run 1:
==> flow/design.v <==
`timescale 1ns / 1ps
module BlockA(
	input a,
	input b,
	input c_in,
	output s,
	output g,
	output p
	);
assign s = a ^ b ^ c_in;
assign g = a & b;
assign p = a | b;
endmodule
module BlockB(
	input c_in,
	input G_ij,
	input G_jk,
	input P_ij,
	input P_jk,
	output c_pass,
	output c_out,
	output G_out,
	output P_out
	);
assign G_out = G_jk | (P_jk & G_ij);
assign P_out = P_jk & P_ij;
assign c_pass = c_in;
assign c_out = G_ij | (P_ij & c_in);
endmodule
`timescale 1ns / 1ps
module EightBitAdder(
    input [7:0] a,
    input [7:0] b,
	 input carry_in,
    output [7:0] s,
    output carry_out
    );
		wire c [0:14];
		wire g [0:14];
		wire p [0:14];
		assign c[14] = carry_in;
		assign carry_out = g[14]|(p[14]&carry_in);
		generate
		genvar i;
			for(i = 0; i<8; i = i+1)
			begin: Block_Generator
				BlockA A(
					.a(a[i]),
					.b(b[i]),
					.s(s[i]),
					.g(g[i]),
					.p(p[i]),
					.c_in(c[i])
					);
				if	(i < 7)
					BlockB B(
						.c_in(c[i+8]),
						.c_pass(c[2*i]),
						.c_out(c[2*i+1]),
						.G_ij(g[2*i]),
						.G_jk(g[2*i+1]),
						.G_out(g[i+8]),
						.P_ij(p[2*i]),
						.P_jk(p[2*i+1]),
						.P_out(p[i+8])
						);
			end
		endgenerate
endmodule
`timescale 1ns / 1ps
module AddSubCLA129Bits(
		input [128:0] a,
		input [128:0] b,
		input add_sub,
		output [128:0] s,
		output carry_out
		);
		wire c [0:254];
		wire g [0:254];
		wire p [0:254];
		wire b_add_sub [128:0];
		wire [1:0] g_con, p_con;
		wire c_con;
		assign carry_out = (g_con[1]|(p_con[1]&add_sub))^add_sub;
		generate
		genvar i;
			for(i = 0; i<129; i = i+1)
			begin: Block_Generator
				if (i < 128)
					BlockA A(
						.a(a[i]),
						.b(b_add_sub[i]),
						.s(s[i]),
						.g(g[i]),
						.p(p[i]),
						.c_in(c[i])
						);
				if	(i < 127)
					BlockB B(
						.c_in(c[i+128]),
						.c_pass(c[2*i]),
						.c_out(c[2*i+1]),
						.G_ij(g[2*i]),
						.G_jk(g[2*i+1]),
						.G_out(g[i+128]),
						.P_ij(p[2*i]),
						.P_jk(p[2*i+1]),
						.P_out(p[i+128])
						);
				assign b_add_sub[i] = b[i]^add_sub;
			end
		endgenerate
		BlockA LastBit_A(
			.a(a[128]),
			.b(b_add_sub[128]),
			.s(s[128]),
			.g(g_con[0]),
			.p(p_con[0]),
			.c_in(c_con)
			);
		BlockB B_08(
			.c_in(add_sub),
			.c_pass(c[254]),
			.c_out(c_con),
			.G_ij(g[254]),
			.G_jk(g_con[0]),
			.G_out(g_con[1]),
			.P_ij(p[254]),
			.P_jk(p_con[0]),
			.P_out(p_con[1])
			);
endmodule
`timescale 1ns / 1ps
module SequentialNonrestoringDivider128Bit(
    input [127:0] dividend_q,
    input [127:0] divisor_m,
    input clk,
	 input reset_n,
    output [127:0] quotient,
	 output [127:0] remainder,
	 output done
    );
	parameter [2:0] 	START = 3'b000,
							SHIFT = 3'b001,
							ACCUM = 3'b010,
							FIX_REMAINDER = 3'b011,
							DONE = 3'b100;
	reg [2:0] state;
	reg [7:0] count;
	reg [127:0] q_shift;
	reg [129:0] a_shift;
	reg add_sub_control;
	wire [129:0] add_sub_out;
	wire [7:0] count_plusone;
	EightBitAdder count_inc (
		.a(count),
		.b(8'b0),
		.carry_in(1'b1),
		.s(count_plusone),
		.carry_out()
		);
	wire add_sub_carry;
	AddSubCLA129Bits add_sub (
		.a(a_shift[128:0]), 
		.b({1'b0, divisor_m}), 
		.add_sub(add_sub_control), 
		.s(add_sub_out[128:0]), 
		.carry_out(add_sub_carry)
		);
	assign add_sub_out[129] = a_shift[129] ^ add_sub_carry;
	always @(posedge clk or negedge reset_n)
	begin
		if (!reset_n) 
			state <= START;
		else
		begin
			case (state)
				START: 			begin
									q_shift <= dividend_q;
									a_shift <= 130'h0;
									add_sub_control <= 1;
									count <= 8'h00;
									state <= SHIFT;
									end
				SHIFT: 			begin
									count <= count + 1;
									{a_shift, q_shift} <= {a_shift[128:0], q_shift, 1'b0};
									state <= ACCUM;
									end
				ACCUM:			begin
									a_shift <= add_sub_out[129:0];
									if (add_sub_out[129])
										begin
										add_sub_control <= 0;
										q_shift[0] <= 0;
										end
									else
										begin
										add_sub_control <= 1;
										q_shift[0] <= 1;
										end
									state <= (count == 8'b10000000)? FIX_REMAINDER : SHIFT;
									end
				FIX_REMAINDER:	begin
									if (a_shift[129])
										begin
										add_sub_control <= 0;
										a_shift <= add_sub_out[129:0];
										state <= FIX_REMAINDER;
										end
									else
										begin
										state <= DONE;
										end
									end
				DONE:				begin
									state <= DONE;
									end
			endcase
		end
	end
	assign done = state[2];
	assign quotient = q_shift;
	assign remainder = a_shift[127:0];
endmodule
Settings: LEC_CHECK=0, ABC_AREA=1, CAP_MARGIN=20, CELL_PAD_IN_SITES_DETAIL_PLACEMENT=1, CORE_MARGIN=7, CORE_UTILIZATION=23, MAX_ROUTING_LAYER=met4, SLEW_MARGIN=25, TNS_END_PERCENT=35; clock period 5.5 ns.
run.sh (not shown) runs the stock make flow with config.mk's settings and CLKGATE_MAP_FILE=.
Having completed the whole flow, run 1 delivered a layout that passed the timing, DRC and antenna checks.
Relative to run 1, the following input files were edited for run 2:
- MAX_ROUTING_LAYER removed (was met4)
- CELL_PAD_IN_SITES_DETAIL_PLACEMENT removed (was 1)
- CORE_UTILIZATION changed from 23 to 66
- SLEW_MARGIN changed from 25 to 20
- CORE_MARGIN changed from 7 to 2
- TNS_END_PERCENT removed (was 35)
- ABC_AREA removed (was 1)
- the clock period (ns, I/O delays scaled along) changed from 5.5 to 4.29
Notes after the runs:
- Run 1 ended with every stage complete and zero timing, DRC or antenna violations.
- Run 2: it failed with a tool error in global routing, so there are no final results.
- Comparing run 1 and run 2, the higher total clock buffers created by CTS was measured on run 1.
- Taking run 1 as the reference, in run 2 number of cells in the design after placement now sits lower, xor/xnor share of the synthesized area now larger, post-synth area from yosys stat -220 sq um, yosys cell count lost 96, area of the chip went down by about 70%.
- Multiplexer fraction of the synthesized cell area in run 2 is 0.19 points above run 1.
## Diff of input files: run 3 against run 2
- putting SETUP_SLACK_MARGIN at 1.18 where nothing was set
- putting CTS_CLUSTER_SIZE at 35 where nothing was set
- swapping 66 for 63 in CORE_UTILIZATION
- putting CTS_CLUSTER_DIAMETER at 32 where nothing was set
- swapping 4.29 for 3.96 in the clock period (ns, I/O delays scaled along)
Notes after the runs:
Run 3: aborted in global routing (tool error). Relative to run 2, number of buffers added by the clock tree synthesis step increased by about 120% in run 3. Summary of run 3 over run 2: area of the die up 4.7%; vertical die dimension increased by about 2.3% relative to the old numbers.
The following lists how run 4 was set up differently from run 3:
- a deleted CTS_CLUSTER_SIZE that had been 35
- a change of CORE_UTILIZATION from 63 to 59
- a deleted SETUP_SLACK_MARGIN that had been 1.18
- a deleted CTS_CLUSTER_DIAMETER that had been 32
- a change of the clock period (ns, I/O delays scaled along) from 3.96 to 3.54
--- outcome ---
[flow] run 4 | stages: complete | final checks: fail | reason: setup timing
Synthesis area per yosys: run 4 vs run 3 — no meaningful difference
Re XOR/XNOR share of the synthesized area: no difference whatsoever between run 4 and run 3.
Compared with run 3, in run 4 horizontal extent of the die up about 3.3%, effective utilization at floorplan now sits lower, number of cell instances after yosys synthesis did not really move, number of core rows saw an increase.
